## cpu
module cpu(
    input clk,
    input reset,
    output [7:0] address,
    input [7:0] from_memory,
    output write,
    output [7:0] to_memory
);
make LEC_CHECK=0 ABC_AREA=1 CAP_MARGIN=20 CELL_PAD_IN_SITES_GLOBAL_PLACEMENT=0 CORE_ASPECT_RATIO=0.5 CORE_MARGIN=2 CORE_UTILIZATION=16 CTS_CLUSTER_DIAMETER=221 CTS_CLUSTER_SIZE=99 MAX_ROUTING_LAYER=met4 MIN_ROUTING_LAYER=met1 PLACE_DENSITY=0.86 SLEW_MARGIN=20 TNS_END_PERCENT=10 finish   # period 5.33 ns
run.sh (not shown) runs the stock make flow with config.mk's settings and CLKGATE_MAP_FILE=.
Edit:
==> flow/config.mk (replaced) <==
export PLATFORM = sky130hd
export DESIGN_NAME = cpu
export DESIGN_NICKNAME = cpu
export VERILOG_FILES = /design/flow/design.v
export SDC_FILE = /design/flow/constraint.sdc
export NUM_CORES = 4
export LEC_CHECK = 0
export CAP_MARGIN = 20
export CORE_MARGIN = 2
export CORE_UTILIZATION = 40
export SLEW_MARGIN = 20
==> flow/constraint.sdc (replaced) <==
create_clock -name core_clock -period 6.25 [get_ports {clk}]
set_input_delay 1.2500 -clock core_clock [delete_from_list [all_inputs] [get_ports {clk}]]
set_output_delay 1.2500 -clock core_clock [all_outputs]
set_load 0.01 [all_outputs]
Clock-buffer cell count fell by 7. Register-to-register slack is worse by 0.04 ns. Clock power falls by about a fifth. Synthesized cell count is lower by a quarter to a third. Routed wire length drops by a little under a tenth. Core utilization went up by 26 points. Worst hold slack improves by 0.017 ns. Critical path depth went down by 7. Global-route usage rose by 15 points. Power shrinks by a quarter to a third. Setup slack gets worse by 0.039 ns.
Edit:
--- a/flow/config.mk
+++ b/flow/config.mk
@@ -6,6 +6,11 @@
 export NUM_CORES = 4
 export LEC_CHECK = 0
+export ABC_AREA = 1
 export CAP_MARGIN = 20
 export CORE_MARGIN = 2
-export CORE_UTILIZATION = 40
+export CORE_UTILIZATION = 72
+export CTS_CLUSTER_DIAMETER = 369
+export CTS_CLUSTER_SIZE = 98
+export PLACE_DENSITY = 0.38
 export SLEW_MARGIN = 20
+export TNS_END_PERCENT = 10
==> flow/constraint.sdc (replaced) <==
create_clock -name core_clock -period 3.15 [get_ports {clk}]
set_input_delay 0.6300 -clock core_clock [delete_from_list [all_inputs] [get_ports {clk}]]
set_output_delay 0.6300 -clock core_clock [all_outputs]
set_load 0.01 [all_outputs]
=> The new run ended with an error in global routing, error GRT-0232. Area after synthesis went up by roughly a tenth. Die size drops by well over a third. Synthesized cell count went up by well over a third.
Edit:
==> flow/config.mk (replaced) <==
export PLATFORM = sky130hd
export DESIGN_NAME = cpu
export DESIGN_NICKNAME = cpu
export VERILOG_FILES = /design/flow/design.v
export SDC_FILE = /design/flow/constraint.sdc
export NUM_CORES = 4
export LEC_CHECK = 0
export CAP_MARGIN = 20
export CORE_MARGIN = 2
export CORE_UTILIZATION = 65
export SLEW_MARGIN = 20
==> flow/constraint.sdc (replaced) <==
create_clock -name core_clock -period 4.33 [get_ports {clk}]
set_input_delay 0.8660 -clock core_clock [delete_from_list [all_inputs] [get_ports {clk}]]
set_output_delay 0.8660 -clock core_clock [all_outputs]
set_load 0.01 [all_outputs]
- This time the run ran to the end with violations: setup timing
- synthesized cell count came out lower by 31%
- area after synthesis came out lower by about 10%
- die size barely changes
Edit:
--- a/flow/config.mk
+++ b/flow/config.mk
@@ -6,6 +6,11 @@
 export NUM_CORES = 4
 export LEC_CHECK = 0
+export ABC_AREA = 1
 export CAP_MARGIN = 20
 export CORE_MARGIN = 2
-export CORE_UTILIZATION = 65
+export CORE_UTILIZATION = 72
+export CTS_CLUSTER_DIAMETER = 369
+export CTS_CLUSTER_SIZE = 98
+export PLACE_DENSITY = 0.38
+export SETUP_SLACK_MARGIN = 0.93
 export SLEW_MARGIN = 20
==> flow/constraint.sdc (replaced) <==
create_clock -name core_clock -period 3.15 [get_ports {clk}]
set_input_delay 0.6300 -clock core_clock [delete_from_list [all_inputs] [get_ports {clk}]]
set_output_delay 0.6300 -clock core_clock [all_outputs]
set_load 0.01 [all_outputs]
With this change the flow failed in global routing. Synthesized area is higher by roughly a tenth. Synthesized cell count is higher by well over a third. Die area hardly moves.


## try-fjord
Starting RTL as in the previous note.
Settings: LEC_CHECK=0, CAP_MARGIN=20, CELL_PAD_IN_SITES_DETAIL_PLACEMENT=1, CELL_PAD_IN_SITES_GLOBAL_PLACEMENT=0, CORE_ASPECT_RATIO=1.4, CORE_MARGIN=4, CORE_UTILIZATION=36, CTS_CLUSTER_DIAMETER=233, MIN_ROUTING_LAYER=met2, PLACE_DENSITY=0.68, SLEW_MARGIN=20; clock period 4.72 ns.
To summarise try-fjord: no stage aborted, but the layout did not pass its checks, failing on negative setup slack.
Changes in try-ember relative to try-fjord:
# try-fjord
export LEC_CHECK = 0
export CAP_MARGIN = 20
export CELL_PAD_IN_SITES_DETAIL_PLACEMENT = 1
export CELL_PAD_IN_SITES_GLOBAL_PLACEMENT = 0
export CORE_ASPECT_RATIO = 1.4
export CORE_MARGIN = 4
export CORE_UTILIZATION = 36
export CTS_CLUSTER_DIAMETER = 233
export MIN_ROUTING_LAYER = met2
export PLACE_DENSITY = 0.68
export SLEW_MARGIN = 20
create_clock -name core_clock -period 4.72 [get_ports {clk}]
# try-ember
export LEC_CHECK = 0
export ABC_AREA = 1
export CAP_MARGIN = 20
export CORE_MARGIN = 2
export CORE_UTILIZATION = 68
export SLEW_MARGIN = 20
create_clock -name core_clock -period 4.5 [get_ports {clk}]
Results
- Of try-ember and try-fjord, only try-fjord fails to finish with a clean layout.
- try-fjord -> stages 100% | layout checks FAIL | negative setup slack
- Of the two values seen for startpoint of the worst setup timing path, control_unit1.state[0] was produced by try-fjord and control_unit1.state[2] by try-ember.
- Between try-fjord and try-ember, the flow reports area used by multi-input combinational logic decreasing by a few percent.
- Between try-ember and try-fjord, utilization is higher for try-ember, try-fjord comes in under that.
- The via count reported for try-ember is lower than the one for try-fjord.
Inputs modified between try-ember and try-lagoon:
# try-ember
export LEC_CHECK = 0
export ABC_AREA = 1
export CAP_MARGIN = 20
export CORE_MARGIN = 2
export CORE_UTILIZATION = 68
export SLEW_MARGIN = 20
create_clock -name core_clock -period 4.5 [get_ports {clk}]
# try-lagoon
export LEC_CHECK = 0
export ABC_AREA = 1
export CAP_MARGIN = 20
export CELL_PAD_IN_SITES_GLOBAL_PLACEMENT = 0
export CORE_MARGIN = 2
export CORE_UTILIZATION = 72
export CTS_CLUSTER_SIZE = 28
export MAX_ROUTING_LAYER = met4
export MIN_ROUTING_LAYER = met1
export PLACE_DENSITY = 0.65
export SLEW_MARGIN = 20
export TNS_END_PERCENT = 50
create_clock -name core_clock -period 3.77 [get_ports {clk}]
[summary]
try-lagoon did not finish; the tool stopped in 5_1_grt with error GRT-0232. Number of standard cells reported by yosys came out exactly the same in try-lagoon and try-ember. Post-CTS repair timing setup buffer count came out higher on try-lagoon than on try-ember. As far as buffer depth of the longest clock path goes, try-lagoon and try-ember are indistinguishable; the numbers are identical. Compared try-lagoon vs try-ember, and worst slack after detailed placement is down in try-lagoon. Summary of try-lagoon over try-ember: floorplan die area now sits lower, final weighted congestion in routability-driven placement now sits higher. Instance count after placement with tap cells included ended up about 6% higher on try-lagoon than on try-ember.
diff inputs: try-lagoon => try-willow
# try-lagoon
export LEC_CHECK = 0
export ABC_AREA = 1
export CAP_MARGIN = 20
export CELL_PAD_IN_SITES_GLOBAL_PLACEMENT = 0
export CORE_MARGIN = 2
export CORE_UTILIZATION = 72
export CTS_CLUSTER_SIZE = 28
export MAX_ROUTING_LAYER = met4
export MIN_ROUTING_LAYER = met1
export PLACE_DENSITY = 0.65
export SLEW_MARGIN = 20
export TNS_END_PERCENT = 50
create_clock -name core_clock -period 3.77 [get_ports {clk}]
# try-willow
export LEC_CHECK = 0
export ABC_AREA = 0
export CAP_MARGIN = 20
export CELL_PAD_IN_SITES_GLOBAL_PLACEMENT = 0
export CORE_MARGIN = 2
export CORE_UTILIZATION = 72
export CTS_CLUSTER_SIZE = 99
export MAX_ROUTING_LAYER = met4
export MIN_ROUTING_LAYER = met1
export PLACE_DENSITY_LB_ADDON = 0.15
export SETUP_SLACK_MARGIN = -0.26
export SLEW_MARGIN = 20
create_clock -name core_clock -period 3.48 [get_ports {clk}]
Notes after the runs:
- try-willow never completed; the flow aborted with a tool error in 4_1_cts.
- try-willow — number of nets produced by synthesis about 30% lower, try-lagoon as reference
- Diff try-lagoon -> try-willow: vertical die size now sits lower, distinct cell type count of the synthesized netlist rose 16, flop and latch count out of synthesis saw little to no change, die boundary width down about 5%, mux share of post-synthesis cell area climbed 11 points.
- try-willow ended with more post-synthesis share of cell area spent on full adders, half adders and majority gates than try-lagoon.
- try-willow — mean post-synth cell area 30% higher, try-lagoon as reference
- Between try-willow and try-lagoon, the xor and xnor area share after synthesis is higher for try-willow.
## Diff of input files: try-amber against try-willow
# try-willow
export LEC_CHECK = 0
export ABC_AREA = 0
export CAP_MARGIN = 20
export CELL_PAD_IN_SITES_GLOBAL_PLACEMENT = 0
export CORE_MARGIN = 2
export CORE_UTILIZATION = 72
export CTS_CLUSTER_SIZE = 99
export MAX_ROUTING_LAYER = met4
export MIN_ROUTING_LAYER = met1
export PLACE_DENSITY_LB_ADDON = 0.15
export SETUP_SLACK_MARGIN = -0.26
export SLEW_MARGIN = 20
create_clock -name core_clock -period 3.48 [get_ports {clk}]
# try-amber
export LEC_CHECK = 0
export ABC_AREA = 1
export CAP_MARGIN = 20
export CELL_PAD_IN_SITES_GLOBAL_PLACEMENT = 0
export CORE_MARGIN = 2
export CORE_UTILIZATION = 72
export CTS_CLUSTER_SIZE = 28
export MAX_ROUTING_LAYER = met4
export MIN_ROUTING_LAYER = met1
export PLACE_DENSITY = 0.65
export SLEW_MARGIN = 20
create_clock -name core_clock -period 3.77 [get_ports {clk}]
--- outcome ---
- try-amber | ERROR | 5_1_grt
- Of try-amber and try-willow, the run reporting the lower yosys-reported design area after synthesis was try-willow.
- Row die extent in y: try-amber higher / try-willow lower
- Compared with try-willow, try-amber shows a higher number of cells after detailed placement.
- Higher die area goes to try-amber over try-willow.
- Post-synthesis cell type count came out lower on try-amber than on try-willow.
- Area fraction in compound gates: try-amber and try-willow compared, lower one is try-amber
- Multiplexer fraction of the synthesized cell area, try-amber and try-willow: higher on try-willow
- Against try-willow, net count after synthesis in try-amber rose by more than a quarter.
> inputs changed (try-amber -> try-sierra)
# try-amber
export LEC_CHECK = 0
export ABC_AREA = 1
export CAP_MARGIN = 20
export CELL_PAD_IN_SITES_GLOBAL_PLACEMENT = 0
export CORE_MARGIN = 2
export CORE_UTILIZATION = 72
export CTS_CLUSTER_SIZE = 28
export MAX_ROUTING_LAYER = met4
export MIN_ROUTING_LAYER = met1
export PLACE_DENSITY = 0.65
export SLEW_MARGIN = 20
create_clock -name core_clock -period 3.77 [get_ports {clk}]
# try-sierra
export LEC_CHECK = 0
export ABC_AREA = 1
export CAP_MARGIN = 20
export CORE_MARGIN = 2
export CORE_UTILIZATION = 72
export CTS_CLUSTER_SIZE = 90
export PLACE_DENSITY = 0.42
export SLEW_MARGIN = 20
export TNS_END_PERCENT = 5
create_clock -name core_clock -period 3.92 [get_ports {clk}]
Notes after the runs:
- What the final checks of try-sierra revealed, after a flow that finished every stage, was a layout that fails on negative setup slack.
- The final estimated routing congestion in global placement of try-sierra exceeds that of try-amber by 1.0%.
- Looking at try-amber and try-sierra, the synthesized cell count is a wash.
- Reported for try-amber and try-sierra, proportion of synthesized area in mux cells turned out identical to the last digit.
- Post-CTS repair timing setup buffer count in try-sierra is 28 lower than in try-amber
- try-amber → try-sierra: post-cts repair resize count lower, die size essentially unchanged, worst-case setup slack after placement up 0.19 ns, placed cell area decreased 1.2%.
- try-amber -> try-sierra: total clock buffers created by CTS flat
No activity file was given, so power comes from the tool's default toggle rates.
